Setup of build 26:
## fft16
module fft16 (
    input  wire              clk,
    input  wire              rst_n,
    input  wire              start,
    input  wire signed [8:0] din_i,
    input  wire signed [8:0] din_q,
    output wire              ready,
    output wire              dout_valid,
    output wire signed [8:0] dout_i,
    output wire signed [8:0] dout_q
);
wire signed [8:0] fifo1_dout_i, fifo1_dout_q, fifo2_dout_i, fifo2_dout_q;
fft #(.SAMPLE_WORD_LENGTH(9), .SAMPLE_INT_LENGTH(0), .SAMPLE_FLOAT_LENGTH(8), .FIFO_DEPTH(16)) u_fft (
    .fifo1_dout_i (fifo1_dout_i),
    .fifo1_dout_q (fifo1_dout_q),
    .fifo2_dout_i (fifo2_dout_i),
    .fifo2_dout_q (fifo2_dout_q),
    .din_i        (din_i),
    .din_q        (din_q),
    .strt_pulse   (start),
    .valid_in     (1'b1),
    .rst          (rst_n),
    .clk          (clk),
    .idle         (ready),
    .res_valid    (dout_valid),
    .res_i        (dout_i),
    .res_q        (dout_q)
);
endmodule
==> flow/config.mk <==
export PLATFORM = sky130hd
export DESIGN_NAME = fft16
export DESIGN_NICKNAME = fft16
export VERILOG_FILES = /design/flow/design.v
export SDC_FILE = /design/flow/constraint.sdc
export NUM_CORES = 4
export LEC_CHECK = 0
export ABC_AREA = 1
export CAP_MARGIN = 20
export CELL_PAD_IN_SITES_DETAIL_PLACEMENT = 0
export CORE_ASPECT_RATIO = 1.04
export CORE_MARGIN = 2
export CORE_UTILIZATION = 72
export GPL_ROUTABILITY_DRIVEN = 1
export PLACE_DENSITY_LB_ADDON = 0.27
export SETUP_SLACK_MARGIN = 3.74
export SLEW_MARGIN = 20
==> flow/constraint.sdc <==
create_clock -name core_clock -period 12.9 [get_ports {clk}]
set_input_delay 2.5800 -clock core_clock [delete_from_list [all_inputs] [get_ports {clk}]]
set_output_delay 2.5800 -clock core_clock [all_outputs]
set_load 0.01 [all_outputs]
run.sh (not shown) runs the stock make flow with config.mk's settings and CLKGATE_MAP_FILE=.
Build 26: full flow OK, the timing, DRC and antenna checks passed
Setup changes, build 26 to build 55
Settings: swapping 72 for 65 in CORE_UTILIZATION; clearing PLACE_DENSITY_LB_ADDON, which used to be 0.27; clearing CORE_ASPECT_RATIO, which used to be 1.04; swapping 3.74 for -0.55 in SETUP_SLACK_MARGIN; swapping 1 for 0 in ABC_AREA; swapping 12.9 for 9.36 in the clock period (ns, I/O delays scaled along).
--- outcome ---
Build 26 reports its beginning of the critical path as u_fft.ctrl_U0.counter_r[0]$_DFF_PN0_ while build 55 reports u_fft.ctrl_U0.current_state[2]$_DFF_PN0_.
Against build 26, build 55 reports a count of buffer and inverter cells on the critical path that is lower.
[build 55 vs build 26] all-layer global routing usage: lower in build 55
Diff build 26 -> build 55: non-clock buffer count saw an increase; post-layout minimum cycle time has decreased.
Build 55 finished all stages; layout check result: FAIL, due to negative setup slack.
--- input diff build 55..build 40 ---
Settings: CELL_PAD_IN_SITES_DETAIL_PLACEMENT: 0 -> unset; ABC_AREA: 0 -> unset; SETUP_SLACK_MARGIN: -0.55 -> unset; GPL_ROUTABILITY_DRIVEN: 1 -> unset; CORE_UTILIZATION: 65 -> 56; the clock period (ns, I/O delays scaled along): 9.36 -> 9.91.
==> comparison <==
- Of build 55 and build 40, just one finished clean: build 40.
- Layout checks on build 55: not met. Flow itself completed; violations: negative setup slack.
- Summary of the comparison: buffer share of cell area is lower in build 40, relative to build 55.
- Global router's overall resource usage: build 40 < build 55
- Build 40 — detailed-route wire length per cell about 2.5% higher, build 55 as reference
- Measured against each other, build 55 and build 40 differ in clock buffer count in the final layout, the higher figure coming from build 40.
- Vertical die dimension on build 40 is up relative to build 55.
- Area of the multi-input gates was lower in the run labelled build 55.
- The run showing the smaller sequential share of layout area is build 55.
## Diff of input files: build 94 against build 40
Settings: CORE_UTILIZATION now 70, was 56; the clock period (ns, I/O delays scaled along) now 7.16, was 9.91.
## What came out
Build 94 did not make it past clock tree synthesis, where a tool error ended it.
Compared to build 40, build 94 was floorplanned on a smaller die.
Pre-CTS worst setup slack in build 94 vs build 40: down 2690 ps
Portion of the post-synthesis area used by sequential elements came out exactly the same in build 94 and build 40.
Build 94 reports a lower die boundary height than build 40 does.
